## cpu_v
module  cpu_v(wire_clock, wire_reset, bus_RAM_DATA_IN,bus_RAM_DATA_OUT,bus_RAM_ADDRESS,wire_RW, bus_keyboard, videoflag, bus_vga_pos, bus_vga_char,data_debug, led);
Settings: LEC_CHECK=0, CAP_MARGIN=20, CORE_MARGIN=2, CORE_UTILIZATION=60, SLEW_MARGIN=20; clock period 31.1 ns.
run.sh (not shown) runs the stock make flow with config.mk's settings and CLKGATE_MAP_FILE=.
Edit:
CORE_UTILIZATION = 68   (was 60)
CTS_CLUSTER_SIZE = 34   (was default)
MAX_ROUTING_LAYER = met4   (was default)
SETUP_SLACK_MARGIN = 4.88   (was default)
clock period = 25.9 ns   (was 31.1 ns; I/O delays follow)
The changed run reached the layout checks and failed them: capacitance limit, slew limit, setup timing.
Via count rises by 16%.
Die area falls by 12%.
Non-clock buffer count rises by 335.
Cell count rises by 4.2%.
Final area rises by 11%.
Synthesized cell count is unchanged.
First-iteration DRC count rises by 66%.
Worst setup slack is worse by 3.9 ns.
Combinational power rises by 30%.
Total power rises by 27%.
Clock skew barely changes.
Edit:
ABC_AREA = 1   (was default)
CAP_MARGIN = 30   (was 20)
CORE_UTILIZATION = 72   (was 68)
CTS_CLUSTER_DIAMETER = 396   (was default)
CTS_CLUSTER_SIZE = 13   (was 34)
HOLD_SLACK_MARGIN = -0.09   (was default)
MAX_ROUTING_LAYER = default   (was met4)
PLACE_DENSITY_LB_ADDON = 0.25   (was default)
SETUP_SLACK_MARGIN = 3.72   (was 4.88)
SLEW_MARGIN = 0   (was 20)
clock period = 14.8 ns   (was 25.9 ns; I/O delays follow)
The changed run ended with an error in global routing with GRT-0232. Area after synthesis went up by 1.7%. Die size is lower by 3.9%. Synthesized cell count increases by 23%.
Edit:
ABC_AREA = default   (was 1)
CAP_MARGIN = 20   (was 30)
CTS_CLUSTER_DIAMETER = default   (was 396)
CTS_CLUSTER_SIZE = 35   (was 13)
HOLD_SLACK_MARGIN = default   (was -0.09)
SETUP_SLACK_MARGIN = 4.63   (was 3.72)
SLEW_MARGIN = 20   (was 0)
clock period = 15.9 ns   (was 14.8 ns; I/O delays follow)
The changed run stopped in global routing, error GRT-0116.
Die area decreases by 1.7%.
Synthesized cell count shrinks by 19%.
Area after synthesis decreases by 1.7%.
Edit:
CORE_UTILIZATION = 57   (was 72)
CTS_CLUSTER_DIAMETER = 100   (was default)
CTS_CLUSTER_SIZE = default   (was 35)
PLACE_DENSITY_LB_ADDON = default   (was 0.25)
SETUP_SLACK_MARGIN = default   (was 4.63)
clock period = 33.1 ns   (was 15.9 ns; I/O delays follow)
Result: Now the flow finished with timing, DRC and antenna clean. Synthesized cell count does not change. Die area came out higher by 26%. Synthesized area does not change.
Edit:
CORE_UTILIZATION = 40   (was 57)
CTS_CLUSTER_DIAMETER = default   (was 100)
clock period = 31.1 ns   (was 33.1 ns; I/O delays follow)
After rerunning: The new run completed without violations; via count came out higher by 0.95%; utilization decreases by 18 points; non-clock buffer count goes up by 34; cell count is higher by 6.9%; final area climbs by 1.6%; total power goes up by 7.3%; clock-buffer cell count climbs by 2; global-route usage shrinks by 10 points; critical path depth climbs by 3.

========
Setup of run A:
cpu_v again, from the RTL that the note above started with.
## cpu_v
module  cpu_v(wire_clock, wire_reset, bus_RAM_DATA_IN,bus_RAM_DATA_OUT,bus_RAM_ADDRESS,wire_RW, bus_keyboard, videoflag, bus_vga_pos, bus_vga_char,data_debug, led);
clock: 26.7 ns
lec_check: 0
abc_area: 1
cap_margin: 20
core_margin: 2
core_utilization: 72
cts_cluster_diameter: 234
max_routing_layer: met4
setup_slack_margin: 3.89
slew_margin: 20
Run A did not run to completion, as it errored out during global routing (5_1_grt).
What run B does differently from run A at the input level:
# run A
export LEC_CHECK = 0
export ABC_AREA = 1
export CAP_MARGIN = 20
export CORE_MARGIN = 2
export CORE_UTILIZATION = 72
export CTS_CLUSTER_DIAMETER = 234
export MAX_ROUTING_LAYER = met4
export SETUP_SLACK_MARGIN = 3.89
export SLEW_MARGIN = 20
create_clock -name core_clock -period 26.7 [get_ports {wire_clock}]
# run B
export LEC_CHECK = 0
export CAP_MARGIN = 20
export CORE_MARGIN = 2
export CORE_UTILIZATION = 72
export SLEW_MARGIN = 20
create_clock -name core_clock -period 5.91 [get_ports {wire_clock}]
### Flow results
For run B, the flow was terminated by a tool error in global routing (5_1_grt) and produced no final design.
Delta(area fraction in full adders, half adders and majority gates, run B - run A) > 0
Run A → run B: starting density of the core did not really move; die outline area saw a decrease.
The lower yosys stat chip area of run B and run A is in run B.
Summary of run B over run A: area after synthesis has decreased.
> inputs changed (run B -> run C)
# run B
export LEC_CHECK = 0
export CAP_MARGIN = 20
export CORE_MARGIN = 2
export CORE_UTILIZATION = 72
export SLEW_MARGIN = 20
create_clock -name core_clock -period 5.91 [get_ports {wire_clock}]
# run C
export LEC_CHECK = 0
export ABC_AREA = 1
export CAP_MARGIN = 30
export CORE_MARGIN = 2
export CORE_UTILIZATION = 72
export CTS_CLUSTER_DIAMETER = 396
export CTS_CLUSTER_SIZE = 13
export PLACE_DENSITY_LB_ADDON = 0.25
export SETUP_SLACK_MARGIN = -0.77
export SLEW_MARGIN = 20
create_clock -name core_clock -period 14.8 [get_ports {wire_clock}]
Findings:
- Summary of run C over run B: post-synthesis instance area now larger; number of cells in Yosys stat now larger.
- Summary of run C over run B: count of different cell masters after synthesis fell by 26; parity-gate share of the synthesized area counting xor and xnor cells stayed essentially flat; worst setup slack before clock tree synthesis rose by 11,360 ps; area reported by Yosys stat rose by 1.7%.
- The width of the die number comes out lower for run B vs run C.
- Of run B and run C, none finishes clean.
- Tool error GRT-0232 stopped run C during global routing (5_1_grt); no final results.
- Run status, run B: aborted in global routing (5_1_grt), error GRT-0116

========
cpu_v again, from the RTL that the note above started with.
Settings: LEC_CHECK=0, ABC_AREA=1, CAP_MARGIN=20, CORE_MARGIN=2, CORE_UTILIZATION=70, CTS_CLUSTER_DIAMETER=232, MAX_ROUTING_LAYER=met4, SLEW_MARGIN=20; clock period 22.3 ns.
The starting point aborted during 5_1_grt, error GRT-0232.
Next try:
--- a/flow/config.mk
+++ b/flow/config.mk
@@ -8,7 +8,10 @@
 export ABC_AREA = 1
-export CAP_MARGIN = 20
+export CAP_MARGIN = 30
 export CORE_MARGIN = 2
-export CORE_UTILIZATION = 70
-export CTS_CLUSTER_DIAMETER = 232
-export MAX_ROUTING_LAYER = met4
-export SLEW_MARGIN = 20
+export CORE_UTILIZATION = 72
+export CTS_CLUSTER_DIAMETER = 396
+export CTS_CLUSTER_SIZE = 13
+export HOLD_SLACK_MARGIN = -0.1
+export PLACE_DENSITY_LB_ADDON = 0.25
+export SETUP_SLACK_MARGIN = -0.77
+export SLEW_MARGIN = 30
==> flow/constraint.sdc (replaced) <==
create_clock -name core_clock -period 14.8 [get_ports {wire_clock}]
set_input_delay 2.9600 -clock core_clock [delete_from_list [all_inputs] [get_ports {wire_clock}]]
set_output_delay 2.9600 -clock core_clock [all_outputs]
set_load 0.01 [all_outputs]
After rerunning: The new run died in 5_1_grt on GRT-0232. Synthesized cell count is unchanged. Synthesized area is unchanged. Die area fell by about 2.7%.
Next try:
==> flow/config.mk (replaced) <==
export PLATFORM = sky130hd
export DESIGN_NAME = cpu_v
export DESIGN_NICKNAME = cpu_v
export VERILOG_FILES = /design/flow/design.v
export SDC_FILE = /design/flow/constraint.sdc
export NUM_CORES = 4
export LEC_CHECK = 0
export ABC_AREA = 1
export CAP_MARGIN = 20
export CORE_MARGIN = 2
export CORE_UTILIZATION = 72
export CTS_CLUSTER_DIAMETER = 234
export MAX_ROUTING_LAYER = met4
export SLEW_MARGIN = 20
==> flow/constraint.sdc (replaced) <==
create_clock -name core_clock -period 21.8 [get_ports {wire_clock}]
set_input_delay 4.3600 -clock core_clock [delete_from_list [all_inputs] [get_ports {wire_clock}]]
set_output_delay 4.3600 -clock core_clock [all_outputs]
set_load 0.01 [all_outputs]
=>
- The new run died in 5_1_grt (GRT-0232)
- area after synthesis does not change
- die area does not change
- synthesized cell count does not change
Next try:
--- a/flow/config.mk
+++ b/flow/config.mk
@@ -11,4 +11,6 @@
 export CORE_UTILIZATION = 72
-export CTS_CLUSTER_DIAMETER = 234
-export MAX_ROUTING_LAYER = met4
+export CTS_CLUSTER_DIAMETER = 326
+export CTS_CLUSTER_SIZE = 97
+export PLACE_DENSITY = 0.4
 export SLEW_MARGIN = 20
+export TNS_END_PERCENT = 10
==> flow/constraint.sdc (replaced) <==
create_clock -name core_clock -period 17.3 [get_ports {wire_clock}]
set_input_delay 3.4600 -clock core_clock [delete_from_list [all_inputs] [get_ports {wire_clock}]]
set_output_delay 3.4600 -clock core_clock [all_outputs]
set_load 0.01 [all_outputs]
The changed run died in 5_1_grt on GRT-0232.
Die area stays the same.
Synthesized area does not change.
Synthesized cell count does not change.
Power figures rest on the tool's default switching activity, not on a simulated workload.
